## build 50
## as2650
module as2650(
	input reset,
	output [12:0] adr,
	input [7:0] dbus_in,
	output [7:0] dbus_out,
	output oeb,
	output rw,
	output opreq,
	output wrp,
	output m_io,
	output d_c,
	input sense,
	output flag,
	input clk
);
	reg [7:0] r0;
	reg [7:0] r123[2:0];
	reg [7:0] r123_2[2:0];
	reg [14:0] pc;
	reg [7:0] psu;
	reg [7:0] psl;
	reg [7:0] ins_reg;
	reg [14:0] stack[7:0];
	reg [7:0] cycle;
	reg halted;
	reg [7:0] holding_reg;
	reg [7:0] addr_buff;
	reg [1:0] idx_ctrl;
	assign flag = psu[6];
	reg r_opreq;
	assign opreq = r_opreq;
	reg r_rw;
	assign rw = r_rw;
	reg [12:0] r_addr;
	assign adr = r_addr;
	reg r_m_io;
	assign m_io = r_m_io;
	reg r_d_c;
	assign d_c = r_d_c;
	reg r_wrp;
	assign wrp = r_wrp;
	reg [7:0] b_buf;
	assign oeb = r_rw ? 0 : 1;
	assign dbus_out = b_buf;
	wire [7:0] instr_reg = ins_reg[1:0] == 0 ? r0 : (psl[4] ? r123_2[ins_reg[1:0] - 1] : r123[ins_reg[1:0] - 1]);
	wire [7:0] instr_reg_p1 = instr_reg + 1;
	wire [7:0] instr_reg_m1 = instr_reg - 1;
	wire [14:0] branch_addr = pc + (dbus_in[6:0] >= 64 ? -(64 - (dbus_in[6:0] - 64)) : dbus_in[6:0]);
	wire carry = psl[0];
	wire overflow = psl[2];
	wire [7:0] rrr = psl[3] ? {carry, instr_reg[7:1]} : {instr_reg[0], instr_reg[7:1]};
	wire [7:0] rrl = psl[3] ? {instr_reg[6:0], carry} : {instr_reg[6:0], instr_reg[7]};
	wire [7:0] input1 = ins_reg[3:2] == 0 ? holding_reg : instr_reg;
	wire [7:0] input2 = ins_reg[3:2] == 0 ? instr_reg : holding_reg;
	wire [7:0] alu_next = alu_step(input1, input2);
  ...
export LEC_CHECK = 0
export ABC_AREA = 1
export CAP_MARGIN = 20
export CORE_MARGIN = 2
export CORE_UTILIZATION = 70
export CTS_CLUSTER_SIZE = 31
export SETUP_SLACK_MARGIN = 1.18
export SLEW_MARGIN = 20
create_clock -name core_clock -period 4.48 [get_ports {clk}]
run.sh (not shown) runs the stock make flow with config.mk's settings and CLKGATE_MAP_FILE=.
The log for build 50 ends in 5_1_grt with error GRT-0116, so the run never completed.
diff inputs: build 50 => build 83
Settings: ABC_AREA removed (was 1); CORE_UTILIZATION changed from 70 to 40; SETUP_SLACK_MARGIN removed (was 1.18); CTS_CLUSTER_SIZE removed (was 31); the clock period (ns, I/O delays scaled along) changed from 4.48 to 7.24.
Notes after the runs:
Build 83 reached the end of the flow, and the finished layout is clean on the timing, design-rule and antenna checks. Build 83 against build 50: sequential area share after synthesis went up 0.74 points; area of the die picked up an extra 69%; pre-CTS setup slack saw an increase; adder and majority cell fraction of the synthesized area higher. Diff build 50 -> build 83: instance count of the mapped netlist dropped 20%; post-synthesis cell area dropped 820 µm²; die extent in y climbed 30%; post-synthesis chip area from yosys dropped about 2.8%. Build 83 — detailed placer's ending HPWL 4.4 mm higher, build 50 as reference.
The following lists how build 95 was set up differently from build 83:
Settings: CAP_MARGIN: 20 -> 15; HOLD_SLACK_MARGIN: unset -> 0.19; CTS_CLUSTER_DIAMETER: unset -> 321; MAX_ROUTING_LAYER: unset -> met4; PLACE_DENSITY: unset -> 0.86; ABC_AREA: unset -> 0; MIN_ROUTING_LAYER: unset -> met2; SLEW_MARGIN: 20 -> 30; GPL_TIMING_DRIVEN: unset -> 1; TNS_END_PERCENT: unset -> 70; the clock period (ns, I/O delays scaled along): 7.24 -> 5.57.
Results
Among build 83 and build 95, the run that stopped before the end is build 95, and it is the only one.
As far as horizontal die dimension goes, build 95 and build 83 are indistinguishable; the numbers are identical.
Weighted congestion reported at the end of routability-driven placement: build 95 higher than build 83
Taking build 83 as the reference, in build 95 starting density of the core now sits at about the same level; number of buffers inserted by post-CTS setup repair now sits higher; number of instances in the placed design now sits higher; area after detailed placement now sits higher; vertical die dimension now sits at about the same level.
Changes observed in build 95 relative to build 83: cell count in the Yosys report shows no meaningful change; setup slack after placement dropped 990 ps.
Going from build 83 to build 95, count of standard-cell rows shows no meaningful change, number of gates resized after cts shows an increase of 4.

---

Setup of wip/xenon:
as2650 again, from the RTL that the note above started with.
==> flow/design.v (excerpt) <==
module as2650(
	input reset,
	output [12:0] adr,
	input [7:0] dbus_in,
	output [7:0] dbus_out,
	output oeb,
	output rw,
	output opreq,
	output wrp,
	output m_io,
	output d_c,
	input sense,
	output flag,
	input clk
);
	reg [7:0] r0;
	reg [7:0] r123[2:0];
	reg [7:0] r123_2[2:0];
	reg [14:0] pc;
	reg [7:0] psu;
	reg [7:0] psl;
	reg [7:0] ins_reg;
	reg [14:0] stack[7:0];
	reg [7:0] cycle;
	reg halted;
	reg [7:0] holding_reg;
	reg [7:0] addr_buff;
	reg [1:0] idx_ctrl;
	assign flag = psu[6];
	reg r_opreq;
	assign opreq = r_opreq;
	reg r_rw;
	assign rw = r_rw;
	reg [12:0] r_addr;
	assign adr = r_addr;
	reg r_m_io;
	assign m_io = r_m_io;
	reg r_d_c;
	assign d_c = r_d_c;
	reg r_wrp;
	assign wrp = r_wrp;
	reg [7:0] b_buf;
	assign oeb = r_rw ? 0 : 1;
	assign dbus_out = b_buf;
	wire [7:0] instr_reg = ins_reg[1:0] == 0 ? r0 : (psl[4] ? r123_2[ins_reg[1:0] - 1] : r123[ins_reg[1:0] - 1]);
	wire [7:0] instr_reg_p1 = instr_reg + 1;
	wire [7:0] instr_reg_m1 = instr_reg - 1;
	wire [14:0] branch_addr = pc + (dbus_in[6:0] >= 64 ? -(64 - (dbus_in[6:0] - 64)) : dbus_in[6:0]);
	wire carry = psl[0];
	wire overflow = psl[2];
	wire [7:0] rrr = psl[3] ? {carry, instr_reg[7:1]} : {instr_reg[0], instr_reg[7:1]};
	wire [7:0] rrl = psl[3] ? {instr_reg[6:0], carry} : {instr_reg[6:0], instr_reg[7]};
	wire [7:0] input1 = ins_reg[3:2] == 0 ? holding_reg : instr_reg;
  ...
Settings: LEC_CHECK=0, CAP_MARGIN=15, CELL_PAD_IN_SITES_DETAIL_PLACEMENT=0, CELL_PAD_IN_SITES_GLOBAL_PLACEMENT=1, CORE_ASPECT_RATIO=1.68, CORE_MARGIN=2, CORE_UTILIZATION=50, CTS_CLUSTER_DIAMETER=240, HOLD_SLACK_MARGIN=0.17, SETUP_SLACK_MARGIN=-0.03, SLEW_MARGIN=20, TNS_END_PERCENT=5; clock period 4.95 ns.
Final checks on wip/xenon, whose flow otherwise completed, came back failing, citing setup timing.
--- input diff wip/xenon..wip/onyx ---
Settings: a deleted CORE_ASPECT_RATIO that had been 1.68; a deleted SETUP_SLACK_MARGIN that had been -0.03; a deleted CELL_PAD_IN_SITES_GLOBAL_PLACEMENT that had been 1; a deleted CTS_CLUSTER_DIAMETER that had been 240; a deleted HOLD_SLACK_MARGIN that had been 0.17; a change of CAP_MARGIN from 15 to 20; a change of CORE_UTILIZATION from 50 to 40; a deleted CELL_PAD_IN_SITES_DETAIL_PLACEMENT that had been 0; a deleted TNS_END_PERCENT that had been 5; a change of the clock period (ns, I/O delays scaled along) from 4.95 to 4.14.
Findings:
Ran to the end and failed final checks on setup timing: wip/onyx.
wip/onyx packs its core looser than wip/xenon.
Compared with wip/xenon, wip/onyx shows a relative contribution of combinational cells to total power that is 2.9 points higher.
wip/onyx ends up with a proportion of power drawn by the clock network that is 0.3 points lower than in wip/xenon.
Detailed-route via count for wip/onyx is lower than for wip/xenon.
wip/onyx vs. wip/xenon: design area climbed about 14%, number of cells on the critical path now larger.
Changes in wip/zinc relative to wip/onyx:
Settings: SETUP_SLACK_MARGIN: unset -> -0.52; the clock period (ns, I/O delays scaled along): 4.14 -> 7.24.
==> comparison <==
wip/zinc has completed all stages; timing, DRC and antenna checks passed.
wip/onyx: complete, dirty (setup timing)
Number of global-route vias before repair (wip/onyx / wip/zinc): 1.13
wip/zinc: final cell utilization of the core is 12 points lower than what wip/onyx reported.
Cmp wip/onyx and wip/zinc / post-layout period usage of the worst path / higher: wip/onyx
Area added between synthesis and finish sits lower in wip/zinc than in wip/onyx.
In the flow results for wip/onyx and wip/zinc, the share of power burned in the clock network is smaller on wip/onyx.
wip/zinc vs wip/onyx: overall via count from detail_route down in wip/zinc
Worst hold slack delta (wip/zinc − wip/onyx): favourable
Relative to wip/onyx, final count of negative-setup-slack endpoints has gone down in wip/zinc.
Measured against each other, wip/onyx and wip/zinc differ in wire length of the first global-routing pass, the higher figure coming from wip/onyx.
Inputs modified between wip/zinc and wip/pepper:
Settings: CORE_UTILIZATION: 40 -> 70; PLACE_DENSITY_LB_ADDON: unset -> 0.2; CTS_CLUSTER_SIZE: unset -> 31; ABC_AREA: unset -> 1; SETUP_SLACK_MARGIN: -0.52 -> 1.23; the clock period (ns, I/O delays scaled along): 7.24 -> 4.48.
--- outcome ---
wip/pepper did not finish: a tool error stopped it during global routing (5_1_grt).
From wip/zinc to wip/pepper the numbers moved as follows: post-cts sizing count higher; final estimated routing congestion in global placement higher; half-perimeter wire length of the detailed placement result lower.
Post-synthesis chip area from yosys was lower in wip/zinc than in wip/pepper.
Number of buffers created by CTS in wip/pepper is 7 below wip/zinc.
Compared with wip/zinc, in wip/pepper chip footprint went down by about 40%; share of cell area taken by muxes after synthesis now smaller; cell area after placement saw an increase.
The run showing the smaller synthesized area is wip/zinc.
Re number of sinks driven by the clock tree: no difference whatsoever between wip/zinc and wip/pepper.

---

as2650 again, from the RTL that the note above started with.
Settings: LEC_CHECK=0, ABC_AREA=1, CAP_MARGIN=15, CELL_PAD_IN_SITES_DETAIL_PLACEMENT=0, CELL_PAD_IN_SITES_GLOBAL_PLACEMENT=0, CORE_ASPECT_RATIO=0.89, CORE_MARGIN=2, CORE_UTILIZATION=72, CTS_CLUSTER_DIAMETER=240, CTS_CLUSTER_SIZE=14, HOLD_SLACK_MARGIN=0.17, PLACE_DENSITY_LB_ADDON=0.2, SETUP_SLACK_MARGIN=-0.03, SLEW_MARGIN=40; clock period 4.06 ns.
The baseline ended with an error in global routing (5_1_grt), error GRT-0116.
Edit:
Settings changed: ABC_AREA 1 to default, CAP_MARGIN 15 to 20, CELL_PAD_IN_SITES_DETAIL_PLACEMENT 0 to default, CELL_PAD_IN_SITES_GLOBAL_PLACEMENT 0 to default, CORE_ASPECT_RATIO 0.89 to default, CORE_UTILIZATION 72 to 40, CTS_CLUSTER_DIAMETER 240 to default, CTS_CLUSTER_SIZE 14 to default, HOLD_SLACK_MARGIN 0.17 to default, PLACE_DENSITY_LB_ADDON 0.2 to default, SETUP_SLACK_MARGIN -0.03 to default, SLEW_MARGIN 40 to 20.
Clock period 4.06 ns to 8.0 ns, I/O delays scaled along.
=> Now the flow produced a clean layout. Die area went up by about 70%. Area after synthesis falls by 2.8%. Synthesized cell count shrinks by 20%.
Edit:
Settings changed: CORE_UTILIZATION 40 to 64, MAX_ROUTING_LAYER from default to met4, SETUP_SLACK_MARGIN from default to 1.97.
=> The changed run produced a clean layout. Cell area came out lower by 1.6%. Utilization came out higher by 25 points. Synthesized cell count is unchanged. Total power came out higher by 0.44%. Fmax came out higher by 15%. Area after synthesis stays the same. Combinational power came out higher by 4.6%. Non-clock buffer count came out lower by 17. Register-to-register slack is better by 0.91 ns. Wire length came out higher by 3.2%. Worst hold slack is better by 0.0079 ns.
Edit:
Settings changed: ABC_AREA from default to 1, CELL_PAD_IN_SITES_GLOBAL_PLACEMENT from default to 2, CORE_UTILIZATION 64 to 50, MAX_ROUTING_LAYER met4 to default, MIN_ROUTING_LAYER from default to met2, SETUP_SLACK_MARGIN 1.97 to default.
What happened: With this change the flow died in global placement without I/O (3_1_place_gp_skip_io) on GPL-0301; synthesized area goes up by about 2.8%; die area rose by about 30%; synthesized cell count is higher by 25%.
Edit:
Settings changed: ABC_AREA 1 to default, CELL_PAD_IN_SITES_GLOBAL_PLACEMENT 2 to default, CORE_UTILIZATION 50 to 70, CTS_CLUSTER_SIZE from default to 31, MIN_ROUTING_LAYER met2 to default.
Clock period 8.0 ns to 4.48 ns, I/O delays scaled along.
The changed run failed in global routing (5_1_grt).
Die size came out lower by a quarter to a third.
Synthesized cell count went down by about a fifth.
Area after synthesis goes down by a few percent.
Edit:
Settings changed: CELL_PAD_IN_SITES_GLOBAL_PLACEMENT from default to 2, CORE_UTILIZATION 70 to 50, CTS_CLUSTER_SIZE 31 to default, MIN_ROUTING_LAYER from default to met2.
Clock period 4.48 ns to 8.0 ns, I/O delays scaled along.
The changed run stopped in global routing (5_1_grt) on GRT-0116.
Area after synthesis is unchanged.
Die size is higher by about 40%.
Synthesized cell count does not change.
Power figures rest on the tool's default switching activity, not on a simulated workload.
